==> job 7781 <==
==> flow/design.v <==
`timescale 1ns / 1ps
module CORDICROT
#(	parameter   ODAT_W	= 16,
	parameter   SHIFT		= 1)
(
	input	Clk_i,
	input	Rst_i,
	input	signed  [ODAT_W-1:0]	X_i,
	input	signed  [ODAT_W-1:0]	Y_i,
	input	Val_i,
	input	Sign_i,
	output	reg	signed	[ODAT_W-1:0]	X_o,
	output	reg	signed	[ODAT_W-1:0]	Y_o,
	output	reg	Val_o
);
    wire    [ODAT_W-1:0]    shiftedInX;
    wire    [ODAT_W-1:0]    shiftedInY;
    assign  shiftedInX    =   X_i >>> SHIFT;
    assign  shiftedInY    =   Y_i >>> SHIFT;
always @(posedge Clk_i) begin
    if (Rst_i) begin
        Val_o	<= 1'b0;
    end else if	(Val_i)	begin
        Val_o	<= Val_i;
    end	else	begin
		Val_o	<=	1'b0;
	end
end
always @(posedge Clk_i) begin
    if (Rst_i) begin
        X_o   <= {ODAT_W{1'b0}};
        Y_o   <= {ODAT_W{1'b0}};
    end else if (Val_i) begin
        if (Sign_i) begin
            X_o   <= X_i + shiftedInY;
            Y_o   <= Y_i - shiftedInX; 
        end else begin
            X_o   <= X_i - shiftedInY;
            Y_o   <= Y_i + shiftedInX;
        end
    end
end
endmodule
module CORDICNCO (
    clk_i,
    rst_i,
    val_i,
    phase_inc_i,
    cos_o,
    sin_o,
    val_o
    );
    parameter                   ODAT_W              = 16;
    parameter                   P_INC_W             = 16;
    parameter                   ITER_NUM            = 16;
    parameter                   EN_SIN_N            = 0;
    localparam  [P_INC_W-1:0]   ANGLE_270_DEGREE    = 3<<(P_INC_W-2);
    localparam  [P_INC_W-1:0]   ANGLE_180_DEGREE    = 1<<(P_INC_W-1);
    localparam  [P_INC_W-1:0]   ANGLE_90_DEGREE     = 1<<(P_INC_W-2);
    localparam [15:0] INIT_VALUE = 16'h4CCC;
    input                           clk_i;
    input                           rst_i;
    input                           val_i;
    input           [P_INC_W-1:0]   phase_inc_i;
    output  reg     [ODAT_W-1:0]    cos_o;
    output  reg     [ODAT_W-1:0]    sin_o;
    output  reg                     val_o;
    wire    [P_INC_W-1:0]           precompAngle[ODAT_W-1:0];
    wire    [ODAT_W-1:0]            x_pipe[ITER_NUM:0];
    wire    [ODAT_W-1:0]            y_pipe[ITER_NUM:0];
    wire    [ITER_NUM:0]            val_pipe;
    reg     [P_INC_W-1:0]           phase_diff_pipe[ITER_NUM-1:0];
    reg     [1:0]                   sc_sign_pipe[ITER_NUM-1:0];
    reg     [P_INC_W-1:0]           phase_accumulator;
    reg     [P_INC_W-1:0]           current_phase;
    reg     [1:0]                   sc_sign_prev;
    reg     [1:0]                   sc_sign;
    reg     [2:0]                   val_sr;
    genvar  g;
    integer i;
    assign  x_pipe[0]   = INIT_VALUE;
    assign  y_pipe[0]   = INIT_VALUE;
    assign  val_pipe[0] = val_sr[2];
always @(posedge clk_i or posedge rst_i) begin
    if (rst_i) begin
        phase_accumulator   <= {P_INC_W{1'b0}};
    end else if (val_i) begin
        phase_accumulator   <= phase_accumulator + phase_inc_i;
    end
end
assign precompAngle [0] = 16'd8190;   
assign precompAngle [1] = 16'd4834;    
assign precompAngle [2] = 16'd2554;    
assign precompAngle [3] = 16'd1296;    
assign precompAngle [4] = 16'd650;     
assign precompAngle [5] = 16'd325;     
assign precompAngle [6] = 16'd162;     
assign precompAngle [7] = 16'd81;     
assign precompAngle [8] = 16'd40;      
assign precompAngle [9] = 16'd20;      
assign precompAngle [10] = 16'd10;     
assign precompAngle [11] = 16'd5;      
assign precompAngle [12] = 16'd2;      
assign precompAngle [13] = 16'd1;      
assign precompAngle [14] = 16'd0;      
assign precompAngle [15] = 16'd0;      
always @(posedge clk_i or posedge rst_i) begin
    if (rst_i) begin
        current_phase   <= {P_INC_W{1'b0}};
        sc_sign         <= 2'b0;
    end else begin
        if (phase_accumulator > ANGLE_270_DEGREE) begin
            current_phase   <= {P_INC_W{1'b0}} - phase_accumulator;
            sc_sign         <= 2'b10;
        end else if (phase_accumulator > ANGLE_180_DEGREE) begin
            current_phase   <= phase_accumulator - ANGLE_180_DEGREE;
            sc_sign         <= 2'b11;
        end else if (phase_accumulator > ANGLE_90_DEGREE) begin
            current_phase   <= ANGLE_180_DEGREE - phase_accumulator;
            sc_sign         <= 2'b01;
        end else begin
            current_phase   <= phase_accumulator;
            sc_sign         <= 2'b00;
        end
    end
end
always @(posedge clk_i or posedge rst_i) begin
    if (rst_i) begin
        val_sr <= 3'b0;
    end else begin
        val_sr <= {val_sr[1:0], val_i};
    end
end
always @(posedge clk_i) begin
    phase_diff_pipe[0]  <= current_phase - precompAngle[0];
    sc_sign_pipe[0]     <= sc_sign;
    for(i=1; i<ITER_NUM; i=i+1) begin
        sc_sign_pipe[i] <= sc_sign_pipe[i-1];
        if (phase_diff_pipe[i-1][P_INC_W-1]) begin
            phase_diff_pipe[i] <= phase_diff_pipe[i-1] + precompAngle[i];
        end else begin
            phase_diff_pipe[i] <= phase_diff_pipe[i-1] - precompAngle[i];
        end
    end
end
generate
    for (g = 0; g < ITER_NUM; g = g + 1) begin : cordic_pipe
        CORDICROT #(
            .ODAT_W     (ODAT_W),
            .SHIFT      (g+1)
        ) cordic_rotation_inst (
            .Clk_i      (clk_i),
            .Rst_i      (rst_i),
            .X_i        (x_pipe[g]),
            .Y_i        (y_pipe[g]),
            .Val_i      (val_pipe[g]),
            .Sign_i     (phase_diff_pipe[g][P_INC_W-1]),
            .X_o        (x_pipe[g+1]),
            .Y_o        (y_pipe[g+1]),
            .Val_o      (val_pipe[g+1])
            );
    end
endgenerate
generate 
    if (EN_SIN_N) begin
        always @(posedge clk_i or posedge rst_i) begin
            if (rst_i) begin
                sin_o       <= {ODAT_W{1'b0}};
            end else begin
                if (sc_sign_prev[1]) begin
                    sin_o   <=  y_pipe[ITER_NUM];
                end else begin
                    sin_o   <= ~y_pipe[ITER_NUM] + {{(ODAT_W-1){1'b0}}, 1'b1};
                end
            end
        end
    end else begin
        always @(posedge clk_i or posedge rst_i) begin
            if (rst_i) begin
                sin_o       <= {ODAT_W{1'b0}};
            end else begin
                if (sc_sign_prev[1]) begin
                    sin_o   <= ~y_pipe[ITER_NUM] + {{(ODAT_W-1){1'b0}}, 1'b1};
                end else begin
                    sin_o   <=  y_pipe[ITER_NUM];
                end
            end
        end
    end
endgenerate
always @(posedge clk_i or posedge rst_i) begin
    if (rst_i) begin
        cos_o           <= {ODAT_W{1'b0}};
        sc_sign_prev    <= 2'b0;
        val_o           <= 1'b0;
    end else begin
        if (sc_sign_prev[0]) begin
            cos_o   <= ~x_pipe[ITER_NUM] + {{(ODAT_W-1){1'b0}}, 1'b1};
        end else begin
            cos_o   <= x_pipe[ITER_NUM];
        end
        sc_sign_prev    <= sc_sign_pipe[ITER_NUM-1];
        val_o           <= val_pipe[ITER_NUM];
    end
end
endmodule
==> flow/run.sh <==
#!/bin/bash
# the make line also repeats each setting of config.mk as NAME=value (left out here)
make -C /OpenROAD-flow-scripts/flow DESIGN_CONFIG=/design/flow/config.mk WORK_HOME=/design/flow/orfs CLKGATE_MAP_FILE= finish
==> flow/config.mk <==
export PLATFORM = sky130hd
export DESIGN_NAME = CORDICNCO
export DESIGN_NICKNAME = CORDICNCO
export VERILOG_FILES = /design/flow/design.v
export SDC_FILE = /design/flow/constraint.sdc
export NUM_CORES = 4
export LEC_CHECK = 0
export CAP_MARGIN = 20
export CORE_MARGIN = 2
export CORE_UTILIZATION = 40
export SLEW_MARGIN = 20
==> flow/constraint.sdc <==
create_clock -name core_clock -period 3.81 [get_ports {clk_i}]
set_input_delay 0.7620 -clock core_clock [delete_from_list [all_inputs] [get_ports {clk_i}]]
set_output_delay 0.7620 -clock core_clock [all_outputs]
set_load 0.01 [all_outputs]
==> inputs of job 1777, as changes to job 7781 <==
ABC_AREA = 1   (was unset)
CAP_MARGIN = 15   (was 20)
CELL_PAD_IN_SITES_GLOBAL_PLACEMENT = 0   (was unset)
CORE_UTILIZATION = 72   (was 40)
CTS_CLUSTER_DIAMETER = 60   (was unset)
CTS_CLUSTER_SIZE = 24   (was unset)
GPL_ROUTABILITY_DRIVEN = 1   (was unset)
MAX_ROUTING_LAYER = met4   (was unset)
PLACE_DENSITY_LB_ADDON = 0.04   (was unset)
SETUP_SLACK_MARGIN = 0.74   (was unset)
SLEW_MARGIN = 15   (was 20)
TNS_END_PERCENT = 85   (was unset)
==> flow/constraint.sdc (replaced) <==
create_clock -name core_clock -period 2.5 [get_ports {clk_i}]
set_input_delay 0.5000 -clock core_clock [delete_from_list [all_inputs] [get_ports {clk_i}]]
set_output_delay 0.5000 -clock core_clock [all_outputs]
set_load 0.01 [all_outputs]
==> impl_metrics.tcl <==
# yosys + openroad results
set metrics [dict create \
    first-error "[ERROR GRT-0232] Routing congestion too high. Check the congestion heatmap in the GUI." \
    lastStage "5_1_grt" \
    status "stopped before the end" \
    cts_resized 1230 \
    synth_area_um2 60500 \
    compound_area_share_pct 17.1 \
    numCtsBuffers 73 \
]
-- figures above: job 1777

==> impl_metrics.tcl <==
# place-and-route summary
set metrics [dict create \
    status "finished clean" \
    logic_area_um2 38600 \
    slowest_stage "or4_1" \
    synth_area_um2 57200 \
    cts_resized 0 \
    compound_area_share_pct 20.1 \
    numCtsBuffers 94 \
]
-- figures above: job 7781

